Setup of build 23:
Design cpu_core, start of the top module:
module cpu_core(
    input clk,
    input rst,
	 output [5:0] pc_out,
	 input [15:0] instr_out,
	 input [15:0] mem_Data_in,
	 output mem_wr,
	 output mem_rd,
	 output [15:0] reg_Data_2,
	 output [5:0] data_mem_address
    );
Size in the first run: ~2600 cells after synthesis, about 260 flip-flops.
clock: 7.07 ns
lec_check: 0
cap_margin: 20
core_margin: 2
core_utilization: 69
cts_cluster_diameter: 29
max_routing_layer: met4
setup_slack_margin: 0.23
slew_margin: 20
run.sh (not shown) runs the stock make flow with config.mk's settings and CLKGATE_MAP_FILE=.
What ended build 23 was a tool error in 5_1_grt; the run never finished.
[inputs] build 41 vs build 23
diff --git a/flow/config.mk b/flow/config.mk
--- a/flow/config.mk
+++ b/flow/config.mk
@@ -9,6 +9,3 @@
 export CORE_MARGIN = 2
-export CORE_UTILIZATION = 69
-export CTS_CLUSTER_DIAMETER = 29
-export MAX_ROUTING_LAYER = met4
-export SETUP_SLACK_MARGIN = 0.23
+export CORE_UTILIZATION = 26
 export SLEW_MARGIN = 20
==> flow/constraint.sdc <==
create_clock -name core_clock -period 10.9 [get_ports {clk}]
set_input_delay 2.1800 -clock core_clock [delete_from_list [all_inputs] [get_ports {clk}]]
set_output_delay 2.1800 -clock core_clock [all_outputs]
set_load 0.01 [all_outputs]
Notes after the runs:
Build 41 completed every stage of the flow, and the final layout passed the timing, design-rule and antenna checks. Taking build 23 as the reference, in build 41 height of the die went up about 60%; chip width +about 60%. When the final numbers for build 23 and build 41 were put side by side, the total CTS buffers turned out to be smaller in build 41. Build 41 ended with less total cell area at the placement stage than build 23. Number of instances resized during post-cts repair: lower on build 41.
The following lists how build 55 was set up differently from build 41:
diff --git a/flow/config.mk b/flow/config.mk
--- a/flow/config.mk
+++ b/flow/config.mk
@@ -9,3 +9,6 @@
 export CORE_MARGIN = 2
-export CORE_UTILIZATION = 26
+export CORE_UTILIZATION = 68
+export CTS_CLUSTER_DIAMETER = 29
+export MAX_ROUTING_LAYER = met4
+export SETUP_SLACK_MARGIN = 0.23
 export SLEW_MARGIN = 20
==> flow/constraint.sdc <==
create_clock -name core_clock -period 7.07 [get_ports {clk}]
set_input_delay 1.4140 -clock core_clock [delete_from_list [all_inputs] [get_ports {clk}]]
set_output_delay 1.4140 -clock core_clock [all_outputs]
set_load 0.01 [all_outputs]
### Flow results
Build 41: done, clean on timing, DRC and antenna
Build 55: GRT-0116 in 5_1_grt -> run aborted
From build 55 to build 41, async set or reset register ratio after synthesis did not move at all.
Per the comparison of build 55 with build 41, number of enable-type register cells in the synthesized netlist saw little to no change; height of the die saw a decrease.
Relative to build 41, the number of gates resized after cts of build 55 is higher by 243.
NOTE: floorplan die width in build 55 falls short of that of build 41
Build 55 vs. build 41: flip-flop and latch count after synthesis did not really move, area fraction in compound gates did not really move, chip area went down, post-detailed-placement half-perimeter wirelength went down, pre-CTS setup slack went down.
Build 55 ends up with a core area that is 62% lower than in build 41.

* * *

job 5273:
cpu_core again, from the RTL that the note above started with.
==> flow/config.mk <==
export PLATFORM = sky130hd
export DESIGN_NAME = cpu_core
export DESIGN_NICKNAME = cpu_core
export VERILOG_FILES = /design/flow/design.v
export SDC_FILE = /design/flow/constraint.sdc
export NUM_CORES = 4
export LEC_CHECK = 0
export CAP_MARGIN = 20
export CORE_MARGIN = 2
export CORE_UTILIZATION = 65
export SETUP_SLACK_MARGIN = 0.23
export SLEW_MARGIN = 20
==> flow/constraint.sdc <==
create_clock -name core_clock -period 7.07 [get_ports {clk}]
set_input_delay 1.4140 -clock core_clock [delete_from_list [all_inputs] [get_ports {clk}]]
set_output_delay 1.4140 -clock core_clock [all_outputs]
set_load 0.01 [all_outputs]
Job 5273 failed in global routing with GRT-0232.
> inputs changed (job 5273 -> job 506)
Settings: swapping 65 for 67 in CORE_UTILIZATION; putting CTS_CLUSTER_DIAMETER at 30 where nothing was set; putting MAX_ROUTING_LAYER at met4 where nothing was set.
==> comparison <==
Job 506 did not run to completion, as it errored out during global routing.
Last weighted congestion value of the routability-driven placer delta for job 506 relative to job 5273: about 5% higher
Between job 5273 and job 506, the flow reports die outline height decreasing slightly.
Reported for job 506 and job 5273, number of buffers added on ports turned out identical to the last digit.
Comparing job 506 against job 5273, there is no change at all in top-level I/O count.
diff inputs: job 506 => job 7224
Settings: CORE_UTILIZATION now 68, was 67; CTS_CLUSTER_DIAMETER now 29, was 30; SETUP_SLACK_MARGIN now -0.55, was 0.23; MAX_ROUTING_LAYER no longer set, was met4; the clock period (ns, I/O delays scaled along) now 7.47, was 7.07.
[summary]
Job 7224 did not run to completion, as it errored out during global routing.
When job 7224 is set beside job 506, its die width turns out to be about 0.7% smaller.
Changes observed in job 7224 relative to job 506: overall die height went down by about 0.7%, number of sinks driven by the clock tree was more or less identical.
Compare job 7224 and job 506 | die size higher: job 506
Reported for job 7224 and job 506, cell count in the Yosys report turned out identical to the last digit.
### job 7224 -> job 7186
Settings: CTS_CLUSTER_SIZE: unset -> 31; CORE_UTILIZATION: 68 -> 72; SETUP_SLACK_MARGIN: -0.55 -> -0.56; CTS_CLUSTER_DIAMETER: 29 -> 201; the clock period (ns, I/O delays scaled along): 7.47 -> 7.51.
Notes after the runs:
- Stage in which a tool error killed job 7186: global routing.
- Reported for job 7224 and job 7186, number of top-level pins turned out identical to the last digit.
- Taking job 7224 as the reference, in job 7186 number of library cell types mapped by synthesis was more or less identical, area fraction in mux cells roughly the same, instance area at placement -about 0.7%.
- Die boundary height of job 7186 falls short of that of job 7224 by a few percent.
- Taking job 7224 as the reference, in job 7186 floorplan die area lost 5.4%; TritonCTS buffer count lost 29; standard-cell row count lost 3.0%; die extent in x lost 5.1 µm.
For job 4096, these inputs were changed with respect to job 7186:
Settings: changing SETUP_SLACK_MARGIN from -0.56 to 0.23; setting MAX_ROUTING_LAYER to met4 for the first time; removing CTS_CLUSTER_SIZE (formerly 31); changing CTS_CLUSTER_DIAMETER from 201 to 29; changing CORE_UTILIZATION from 72 to 67; changing the clock period (ns, I/O delays scaled along) from 7.51 to 7.07.
Findings:
As the logs show, job 4096 stopped at global routing after a tool error, so it never reached the end of the flow.
Job 4096 against job 7186: number of cells in Yosys stat roughly the same; average instance area after synthesis saw little to no change.
The area fraction in full adders, half adders and majority gates on job 7186 is in line with that on job 4096.
The share of the core filled by cells before placement in job 4096 sits 4.7 points below the value recorded for job 7186.
Compared with job 7186, job 4096 shows a higher number of gates resized after CTS.
CTS buffer count (lower): job 7186
Any difference in share of flip-flops with an asynchronous set or reset between job 4096 and job 7186 is small enough to ignore.
Relative to job 7186, the area of the die measured on job 4096 has increased by a little under 10%.
Worst slack at placement was lower in the run labelled job 4096.
The final reports for job 4096 and job 7186 show detailed placement HPWL higher in the former.
[inputs] job 6548 vs job 4096
Settings: MAX_ROUTING_LAYER: met4 -> unset; CTS_CLUSTER_DIAMETER: 29 -> unset; SETUP_SLACK_MARGIN: 0.23 -> unset; CORE_UTILIZATION: 67 -> 9; the clock period (ns, I/O delays scaled along): 7.07 -> 16.8.
==> results <==
Changes observed in job 6548 relative to job 4096: number of levels the H-tree was split into went down 1, total die size went up 0.22 mm². Job 6548 against job 4096; placed cell area is down slightly. Number of instances resized during post-cts repair (job 6548 over job 4096): decrease, 439. What job 4096 reported for core region area has to be multiplied by 7.5 to get the figure for job 6548. Comparing job 6548 against job 4096, there is no change at all in aoi/oai-family share of the synthesized area. Higher TritonCTS buffer count among job 4096 and job 6548: job 4096. Job 6548 ran to completion and came out clean on the timing, design-rule and antenna checks.
